==> run a: inputs <==
// conv1_layer
 module conv1_layer (
   input clk,
   input rst_n,
   input valid_in,
   input signed [7:0] data_in,
   output signed [11:0] conv_out_1, conv_out_2, conv_out_3,
   output valid_out_conv
 );
 wire signed [7:0] data_out_0, data_out_1, data_out_2, data_out_3, data_out_4,
  data_out_5, data_out_6, data_out_7, data_out_8, data_out_9,
  data_out_10, data_out_11, data_out_12, data_out_13, data_out_14,
  data_out_15, data_out_16, data_out_17, data_out_18, data_out_19,
  data_out_20, data_out_21, data_out_22, data_out_23, data_out_24;
 wire valid_out_buf;
 conv1_buf #(.WIDTH(28), .HEIGHT(28), .DATA_BITS(8)) conv1_buf(
   .clk(clk),
   .rst_n(rst_n),
   .valid_in(valid_in),
   .data_in(data_in),
   .data_out_0(data_out_0),
   .data_out_1(data_out_1),
   .data_out_2(data_out_2),
   .data_out_3(data_out_3),
   .data_out_4(data_out_4),
   .data_out_5(data_out_5),
   .data_out_6(data_out_6),
   .data_out_7(data_out_7),
   .data_out_8(data_out_8),
   .data_out_9(data_out_9),
   .data_out_10(data_out_10),
   .data_out_11(data_out_11),
   .data_out_12(data_out_12),
   .data_out_13(data_out_13),
   .data_out_14(data_out_14),
   .data_out_15(data_out_15),
   .data_out_16(data_out_16),
   .data_out_17(data_out_17),
   .data_out_18(data_out_18),
   .data_out_19(data_out_19),
   .data_out_20(data_out_20),
   .data_out_21(data_out_21),
   .data_out_22(data_out_22),
   .data_out_23(data_out_23),
   .data_out_24(data_out_24),
   .valid_out_buf(valid_out_buf)
 );
 conv1_calc conv1_calc(
   .clk(clk),
   .rst_n(rst_n),
   .valid_out_buf(valid_out_buf),
   .data_out_0(data_out_0),
   .data_out_1(data_out_1),
   .data_out_2(data_out_2),
   .data_out_3(data_out_3),
   .data_out_4(data_out_4),
   .data_out_5(data_out_5),
   .data_out_6(data_out_6),
   .data_out_7(data_out_7),
   .data_out_8(data_out_8),
  ...
clock: 3.62 ns
lec_check: 0
cap_margin: 20
core_margin: 2
core_utilization: 66
setup_slack_margin: 0.82
slew_margin: 20
run.sh (not shown) runs the stock make flow with config.mk's settings and CLKGATE_MAP_FILE=.
==> run b: changes against run a <==
Settings changed: ABC_AREA set to 1, CAP_MARGIN 20 to 5, CORE_MARGIN 2 to 6, CORE_UTILIZATION 66 to 59, CTS_CLUSTER_DIAMETER set to 385, HOLD_SLACK_MARGIN set to 0.06, MAX_ROUTING_LAYER set to met4, MIN_ROUTING_LAYER set to met1, PLACE_DENSITY set to 0.81, SETUP_SLACK_MARGIN 0.82 to unset, SLEW_MARGIN 20 to 35.
==> flow/constraint.sdc (replaced) <==
create_clock -name core_clock -period 4.97 [get_ports {clk}]
set_input_delay 0.9940 -clock core_clock [delete_from_list [all_inputs] [get_ports {clk}]]
set_output_delay 0.9940 -clock core_clock [all_outputs]
set_load 0.01 [all_outputs]
==> summary of the runs <==
Against run a, the combinational power of run b is smaller by about 7%. Between run a and run b, the lower clock skew is in run b (gap 0.024 ns). Against run b, the cell count of run a is lower by about 26%. Of run a and run b, run b has the higher routed wire length (gap 15%, measured against run b). Against run a, the design area of run b is higher by about 2%. Run b produced a clean layout. Run a finished with setup timing left.


==> 03-24 <==
conv1_layer again, from the RTL that the note above started with.
clock: 3.44 ns
lec_check: 0
cap_margin: 15
core_margin: 2
core_utilization: 72
cts_cluster_diameter: 385
hold_slack_margin: 0.06
min_routing_layer: met1
place_density_lb_addon: 0.2
setup_slack_margin: -0.19
slew_margin: 25
tns_end_percent: 75
==> inputs of 12-19, as changes to 03-24 <==
ABC_AREA = 0   (was default)
CAP_MARGIN = 40   (was 15)
CELL_PAD_IN_SITES_DETAIL_PLACEMENT = 1   (was default)
CELL_PAD_IN_SITES_GLOBAL_PLACEMENT = 3   (was default)
CORE_UTILIZATION = 40   (was 72)
CTS_CLUSTER_DIAMETER = default   (was 385)
GPL_ROUTABILITY_DRIVEN = 0   (was default)
GPL_TIMING_DRIVEN = 1   (was default)
HOLD_SLACK_MARGIN = default   (was 0.06)
MAX_ROUTING_LAYER = met4   (was default)
MIN_ROUTING_LAYER = met2   (was met1)
PLACE_DENSITY_LB_ADDON = 0.03   (was 0.2)
SETUP_SLACK_MARGIN = default   (was -0.19)
SLEW_MARGIN = 20   (was 25)
TNS_END_PERCENT = default   (was 75)
==> flow/constraint.sdc (replaced) <==
create_clock -name core_clock -period 5.0 [get_ports {clk}]
set_input_delay 1.0000 -clock core_clock [delete_from_list [all_inputs] [get_ports {clk}]]
set_output_delay 1.0000 -clock core_clock [all_outputs]
set_load 0.01 [all_outputs]
==> impl_metrics.tcl <==
# collected from the flow reports
set metrics [dict create \
    post-route-util_pct 45.3 \
    buffer_area_share_pct 1.87 \
    fp.dieW_um 697 \
    chipArea_mm2 0.485 \
    pg_clk_mw 31.7 \
    hold_path_end "conv1_calc.sum3_s5[1][3]$_SDFF_PN0_" \
    status "timing/DRC/antenna clean" \
]
That was 12-19.
==> impl_metrics.tcl <==
# collected from the flow reports
set metrics [dict create \
    nNetsFinal 22300 \
    pg_clk_mw 41.2 \
    setup_viol 145 \
    hold_path_end "conv1_buf.s3[3][0]$_SDFFE_PN0P_" \
    so_faults "negative setup slack" \
    buffer_area_share_pct 4.53 \
    fin_ws_ps -600 \
    chipArea_mm2 0.271 \
    numCtsBuffers 355 \
    status "complete, but fails checks" \
    grt_max_degree 127 \
    fp.dieW_um 520 \
]
That was 03-24.


==> delta <==
conv1_layer again, from the RTL that the note above started with.
clock: 3.95 ns
lec_check: 0
cap_margin: 20
core_margin: 2
core_utilization: 70
slew_margin: 20
==> tundra (differences from delta) <==
--- a/flow/config.mk
+++ b/flow/config.mk
@@ -6,6 +6,12 @@
 export NUM_CORES = 4
 export LEC_CHECK = 0
-export CAP_MARGIN = 20
+export CAP_MARGIN = 15
 export CORE_MARGIN = 2
 export CORE_UTILIZATION = 70
-export SLEW_MARGIN = 20
+export CTS_CLUSTER_DIAMETER = 385
+export HOLD_SLACK_MARGIN = 0.06
+export MIN_ROUTING_LAYER = met1
+export PLACE_DENSITY_LB_ADDON = 0.2
+export SETUP_SLACK_MARGIN = 1.23
+export SLEW_MARGIN = 25
+export TNS_END_PERCENT = 75
==> flow/constraint.sdc (replaced) <==
create_clock -name core_clock -period 4.97 [get_ports {clk}]
set_input_delay 0.9940 -clock core_clock [delete_from_list [all_inputs] [get_ports {clk}]]
set_output_delay 0.9940 -clock core_clock [all_outputs]
set_load 0.01 [all_outputs]
==> notes <==
delta reached the layout checks and failed them: negative setup slack. tundra went through all stages and came out clean. Against tundra, the global-route usage of delta is higher by 1.4 points. Against delta, the final cell count of tundra is smaller by 0.83%. Register-to-register slack: tundra is higher than delta (0.88 ns). Synthesized area is the same in delta and tundra.


==> quartz <==
Starting RTL as in the previous note.
Settings: LEC_CHECK=0, CAP_MARGIN=20, CORE_MARGIN=2, CORE_UTILIZATION=70, SLEW_MARGIN=20; clock period 3.55 ns.
==> inputs of sierra, as changes to quartz <==
Settings changed: ABC_AREA from default to 1, CORE_ASPECT_RATIO from default to 0.58, CORE_MARGIN 2 to 8, CORE_UTILIZATION 70 to 40, CTS_CLUSTER_SIZE from default to 16, PLACE_DENSITY from default to 0.63.
==> flow/constraint.sdc (replaced) <==
create_clock -name core_clock -period 5.0 [get_ports {clk}]
set_input_delay 1.0000 -clock core_clock [delete_from_list [all_inputs] [get_ports {clk}]]
set_output_delay 1.0000 -clock core_clock [all_outputs]
set_load 0.01 [all_outputs]
==> inputs of violet, as changes to quartz <==
==> flow/constraint.sdc (replaced) <==
create_clock -name core_clock -period 3.36 [get_ports {clk}]
set_input_delay 0.6720 -clock core_clock [delete_from_list [all_inputs] [get_ports {clk}]]
set_output_delay 0.6720 -clock core_clock [all_outputs]
set_load 0.01 [all_outputs]
==> comparison <==
sierra completed without violations. violet completed, yet does not pass: setup timing. quartz finished but failed the layout checks on setup timing.
Via count: quartz < violet < sierra.
Of violet and sierra, violet has the higher maximum frequency (gap 5.5%, measured against sierra).
Of sierra and violet, sierra has the higher synthesized cell count (gap about 45%, measured against violet).
Sequential share of layout area: sierra < violet < quartz.
Setup slack, highest first: sierra, quartz, violet.
The highest cell area belongs to sierra, the lowest to quartz.
Count of clock-buffer cells in the layout: violet > quartz > sierra.
In synthesized area, violet and quartz do not differ.
In quartz the power is larger than in sierra, by about 40%.
Power is estimated from default activity; no workload was simulated.
